==> build 8 <==
==> flow/design.v <==
module project_euler_17(
  input clk,
  input reset,
  output reg [3:0] ones_digit,
  output reg [3:0] tens_digit,
  output reg [3:0] hundreds_digit,
  output reg [15:0] letter_count,
  output reg done
);
  integer next_ones_digit;
  integer next_tens_digit;
  integer next_hundreds_digit;
  integer letters;
  always @(posedge clk or posedge reset)
  begin
    if (reset) begin
      ones_digit <= 0;
      tens_digit <= 0;
      hundreds_digit <= 0;
      letter_count <= 0;
      done <= 0;
    end
    else if (!done) begin
      next_ones_digit = 0;
      next_tens_digit = 0;
      next_hundreds_digit = 0;
      letters = 0;
      next_tens_digit[3:0] = tens_digit;
      next_hundreds_digit[3:0] = hundreds_digit;
      if (ones_digit == 9) begin
        next_ones_digit = 0;
        if (tens_digit == 9) begin
          next_tens_digit = 0;
          if (hundreds_digit == 9) begin
            next_hundreds_digit = 0;
            letters += 11;  
            done <= 1;
          end
          else
            next_hundreds_digit[3:0] = hundreds_digit + 1;
        end
        else
          next_tens_digit[3:0] = tens_digit + 1;
      end
      else
        next_ones_digit[3:0] = ones_digit + 1;
      if (next_tens_digit != 1) begin
        case (next_ones_digit)
          1: letters += 3;  
          2: letters += 3;  
          3: letters += 5;  
          4: letters += 4;  
          5: letters += 4;  
          6: letters += 3;  
          7: letters += 5;  
          8: letters += 5;  
          9: letters += 4;  
        endcase
        case (next_tens_digit)
          2: letters += 6;  
          3: letters += 6;  
          4: letters += 5;  
          5: letters += 5;  
          6: letters += 5;  
          7: letters += 7;  
          8: letters += 6;  
          9: letters += 6;  
        endcase
      end
      else begin
        case (next_ones_digit)
          0: letters += 3;  
          1: letters += 6;  
          2: letters += 6;  
          3: letters += 8;  
          4: letters += 8;  
          5: letters += 7;  
          6: letters += 7;  
          7: letters += 9;  
          8: letters += 8;  
          9: letters += 8;  
        endcase
      end
      case (next_hundreds_digit)
        1: letters += 10;  
        2: letters += 10;  
        3: letters += 12;  
        4: letters += 11;  
        5: letters += 11;  
        6: letters += 10;  
        7: letters += 12;  
        8: letters += 12;  
        9: letters += 11;  
      endcase
      if (next_hundreds_digit > 0 && ((next_ones_digit > 0) || (next_tens_digit > 0)))
        letters += 3;  
      ones_digit <= next_ones_digit[3:0];
      tens_digit <= next_tens_digit[3:0];
      hundreds_digit <= next_hundreds_digit[3:0];
      letter_count <= letter_count + letters[15:0];
    end
  end
endmodule
==> flow/run.sh <==
#!/bin/bash
# the make line also repeats each setting of config.mk as NAME=value (left out here)
make -C /OpenROAD-flow-scripts/flow DESIGN_CONFIG=/design/flow/config.mk WORK_HOME=/design/flow/orfs CLKGATE_MAP_FILE= finish
==> flow/config.mk <==
export PLATFORM = sky130hd
export DESIGN_NAME = project_euler_17
export DESIGN_NICKNAME = project_euler_17
export VERILOG_FILES = /design/flow/design.v
export SDC_FILE = /design/flow/constraint.sdc
export NUM_CORES = 4
export LEC_CHECK = 0
export CAP_MARGIN = 0
export CORE_ASPECT_RATIO = 1.53
export CORE_MARGIN = 2
export CORE_UTILIZATION = 66
export SETUP_SLACK_MARGIN = 1.7
export SLEW_MARGIN = 20
==> flow/constraint.sdc <==
create_clock -name core_clock -period 6.8 [get_ports {clk}]
set_input_delay 1.3600 -clock core_clock [delete_from_list [all_inputs] [get_ports {clk}]]
set_output_delay 1.3600 -clock core_clock [all_outputs]
set_load 0.01 [all_outputs]
==> trial 25 (differences from build 8) <==
--- a/flow/config.mk
+++ b/flow/config.mk
@@ -6,8 +6,8 @@
 export NUM_CORES = 4
 export LEC_CHECK = 0
-export CAP_MARGIN = 0
-export CORE_ASPECT_RATIO = 1.53
+export ABC_AREA = 1
+export CAP_MARGIN = 20
 export CORE_MARGIN = 2
-export CORE_UTILIZATION = 66
-export SETUP_SLACK_MARGIN = 1.7
+export CORE_UTILIZATION = 57
 export SLEW_MARGIN = 20
+export TNS_END_PERCENT = 15
==> flow/constraint.sdc (replaced) <==
create_clock -name core_clock -period 3.88 [get_ports {clk}]
set_input_delay 0.7760 -clock core_clock [delete_from_list [all_inputs] [get_ports {clk}]]
set_output_delay 0.7760 -clock core_clock [all_outputs]
set_load 0.01 [all_outputs]
==> trial 14 (differences from build 8) <==
--- a/flow/config.mk
+++ b/flow/config.mk
@@ -6,8 +6,8 @@
 export NUM_CORES = 4
 export LEC_CHECK = 0
-export CAP_MARGIN = 0
-export CORE_ASPECT_RATIO = 1.53
+export CAP_MARGIN = 20
+export CORE_ASPECT_RATIO = 0.5
 export CORE_MARGIN = 2
-export CORE_UTILIZATION = 66
-export SETUP_SLACK_MARGIN = 1.7
+export CORE_UTILIZATION = 65
 export SLEW_MARGIN = 20
+export TNS_END_PERCENT = 10
==> flow/constraint.sdc (replaced) <==
create_clock -name core_clock -period 10.0 [get_ports {clk}]
set_input_delay 2.0000 -clock core_clock [delete_from_list [all_inputs] [get_ports {clk}]]
set_output_delay 2.0000 -clock core_clock [all_outputs]
set_load 0.01 [all_outputs]
==> trial 85 (differences from build 8) <==
--- a/flow/config.mk
+++ b/flow/config.mk
@@ -6,8 +6,9 @@
 export NUM_CORES = 4
 export LEC_CHECK = 0
-export CAP_MARGIN = 0
-export CORE_ASPECT_RATIO = 1.53
+export ABC_AREA = 1
+export CAP_MARGIN = 20
 export CORE_MARGIN = 2
-export CORE_UTILIZATION = 66
-export SETUP_SLACK_MARGIN = 1.7
+export CORE_UTILIZATION = 65
+export CTS_CLUSTER_DIAMETER = 49
+export SETUP_SLACK_MARGIN = 1.33
 export SLEW_MARGIN = 20
==> flow/constraint.sdc (replaced) <==
create_clock -name core_clock -period 4.86 [get_ports {clk}]
set_input_delay 0.9720 -clock core_clock [delete_from_list [all_inputs] [get_ports {clk}]]
set_output_delay 0.9720 -clock core_clock [all_outputs]
set_load 0.01 [all_outputs]
==> reports/metrics.cfg <==
[run_status]
toolErrorMsg=[ERROR GRT-0232] Routing congestion too high. Check the congestion heatmap in the GUI.
status=aborted with a tool error
lastStage=global routing

[placed_design]
pre_cts_ws_ns=-1.00
placed_cell_area_sq_mm=0.00380
placed_cells=570

[floorplanning]
fp_util=0.603

[synth]
ys_cells=406

That was trial 25.
==> reports/metrics.cfg <==
[placed_design]
placed_cell_area_sq_mm=0.00319
pre_cts_ws_ns=3.18

[run_status]
status=finished clean

[floorplanning]
fp_util=0.667

That was trial 14.
==> reports/metrics.cfg <==
[run_status]
status=aborted with a tool error
lastStage=clock tree synthesis
toolErrorMsg=[ERROR DPL-0033] detailed placement checks failed during check placement.

[placed_design]
placed_cells=503
placed_cell_area_sq_mm=0.00332

[synth]
ys_cells=406
topCombFamilyByArea=simple AND/OR/NAND/NOR gates

[floorplanning]
fp_util=0.675

That was trial 85.
==> reports/metrics.cfg <==
[run_status]
status=finished clean

[grt]
grtUsageMet1=0.442

[synth]
ys_cells=362

[placed_design]
placed_cell_area_sq_mm=0.00329
pre_cts_ws_ns=0.713
placed_cells=425

[floorplanning]
fp_util=0.691

That was build 8.
